==> flow/design.v (excerpt) <==
module Lorenz3D(
    clk,
    rst,
    seed_x,
    seed_y,
    seed_z,
    pinX,
    pinY,
    pinZ,
	serial_data,
    x,
    y,
    z
    );
	input wire clk;
    input wire rst;
    input wire [31:0] seed_x;
    input wire [31:0] seed_y;
    input wire [31:0] seed_z;
    output wire pinX;
    output wire pinY;
    output wire pinZ;
    output wire serial_data;
    output wire [31:0] x;
    output wire [31:0] y;
    output wire [31:0] z;
    reg [2:0] i;
    wire [7:0] inputdata;
    wire       done_bit;
    reg        start;
    wire       active;
    wire       out_serial;
    reg        triger;
    reg [3:0] count;
	wire signed [31:0] xm , ym , zm;
	wire signed [31:0] scale = {7'b0001001 , 25'b0000001111010111000010100};
	reg [31:0] key; 
	reg [2:0]  i_n;
	reg        start_n;
	reg        triger_n;
	reg [31:0] key_n;
	wire slowclock;
	wire slowclock_rise;
	Slowclock clock ( .clk(clk), .rst(rst), .slowclock(slowclock), .slowclock_rise(slowclock_rise));
    Lorenz  L1(
     .clk(clk),
     .rst(rst),
     .en(slowclock_rise),
     .seed_x(seed_x),
     .seed_y(seed_y),
     .seed_z(seed_z),
     .x(x),
     .y(y),
     .z(z)
    );
	UART_Tx1  #(435) U1 ( .clk(clk), .rst(rst), .Tx_s(start), .Tx_Data(inputdata), .Tx_Active(active),  .Tx_serial_out(out_serial), .Tx_Done(done_bit));
	always@(posedge clk)
    begin
        i_n = i;
        start_n = start;
        triger_n = triger;
        key_n = key;
        if(done_bit == 1'b1)
        begin
            i_n = i_n + 1;
        end
        if( i_n == 3'b000 && triger_n == 1'b1)
        begin
            key_n = x;            
            start_n = 1;
            triger_n = 0;
        end
        if(i_n == 3'b100)
        begin
  ...
Size: roughly 8300 cells after synthesis, about 0.077 mm² of cells after synthesis.
Settings: LEC_CHECK=0, CAP_MARGIN=40, CORE_MARGIN=2, CORE_UTILIZATION=72, CTS_CLUSTER_SIZE=25, HOLD_SLACK_MARGIN=0.3, MAX_ROUTING_LAYER=met4, PLACE_DENSITY=0.91, SETUP_SLACK_MARGIN=0.07, SLEW_MARGIN=10, TNS_END_PERCENT=60; clock period 11.1 ns.
run.sh (not shown) runs the stock make flow with config.mk's settings and CLKGATE_MAP_FILE=.
The starting point ran to the end with violations: setup timing.
Next try:
Settings changed: CAP_MARGIN 40 to 20, CORE_UTILIZATION 72 to 58, CTS_CLUSTER_SIZE 25 to not set, HOLD_SLACK_MARGIN 0.3 to not set, MAX_ROUTING_LAYER met4 to not set, PLACE_DENSITY 0.91 to not set, SETUP_SLACK_MARGIN 0.07 to not set, SLEW_MARGIN 10 to 20, TNS_END_PERCENT 60 to not set.
Clock period 11.1 ns to 13.2 ns, I/O delays scaled along.
=> The changed run finished with timing, DRC and antenna clean. Maximum frequency fell by 7.7%. Design area came out lower by 4.4%. Clock skew drops by 0.021 ns. Non-clock buffer count shrinks by 378. Synthesized area stays the same. First-iteration DRC count fell by 29%. Count of clock-buffer cells in the layout is higher by 4. Die area rose by 24%. Worst setup slack improved by 1.1 ns.


Lorenz3D again, from the RTL that the note above started with.
Settings: LEC_CHECK=0, CAP_MARGIN=20, CORE_MARGIN=2, CORE_UTILIZATION=72, CTS_CLUSTER_SIZE=14, HOLD_SLACK_MARGIN=0.29, MAX_ROUTING_LAYER=met4, SETUP_SLACK_MARGIN=0.67, SLEW_MARGIN=20, TNS_END_PERCENT=60; clock period 10.9 ns.
The first run finished but fails on negative setup slack.
Rerun with:
--- a/flow/config.mk
+++ b/flow/config.mk
@@ -10,3 +10,2 @@
-export CORE_UTILIZATION = 72
-export CTS_CLUSTER_SIZE = 14
-export HOLD_SLACK_MARGIN = 0.29
+export CORE_UTILIZATION = 70
+export CTS_CLUSTER_SIZE = 25
@@ -14,3 +13 @@
-export SETUP_SLACK_MARGIN = 0.67
-export SLEW_MARGIN = 20
-export TNS_END_PERCENT = 60
+export SLEW_MARGIN = 10
==> flow/constraint.sdc (replaced) <==
create_clock -name core_clock -period 8.83 [get_ports {clk}]
set_input_delay 1.7660 -clock core_clock [delete_from_list [all_inputs] [get_ports {clk}]]
set_output_delay 1.7660 -clock core_clock [all_outputs]
set_load 0.01 [all_outputs]
Outcome:
- The new run completed and failed the layout checks on negative setup slack
- via count is higher by 5.7%
- die size is higher by 2.8%
- wire length increases by 7.6%
- count of clock-buffer cells in the layout increases by 1
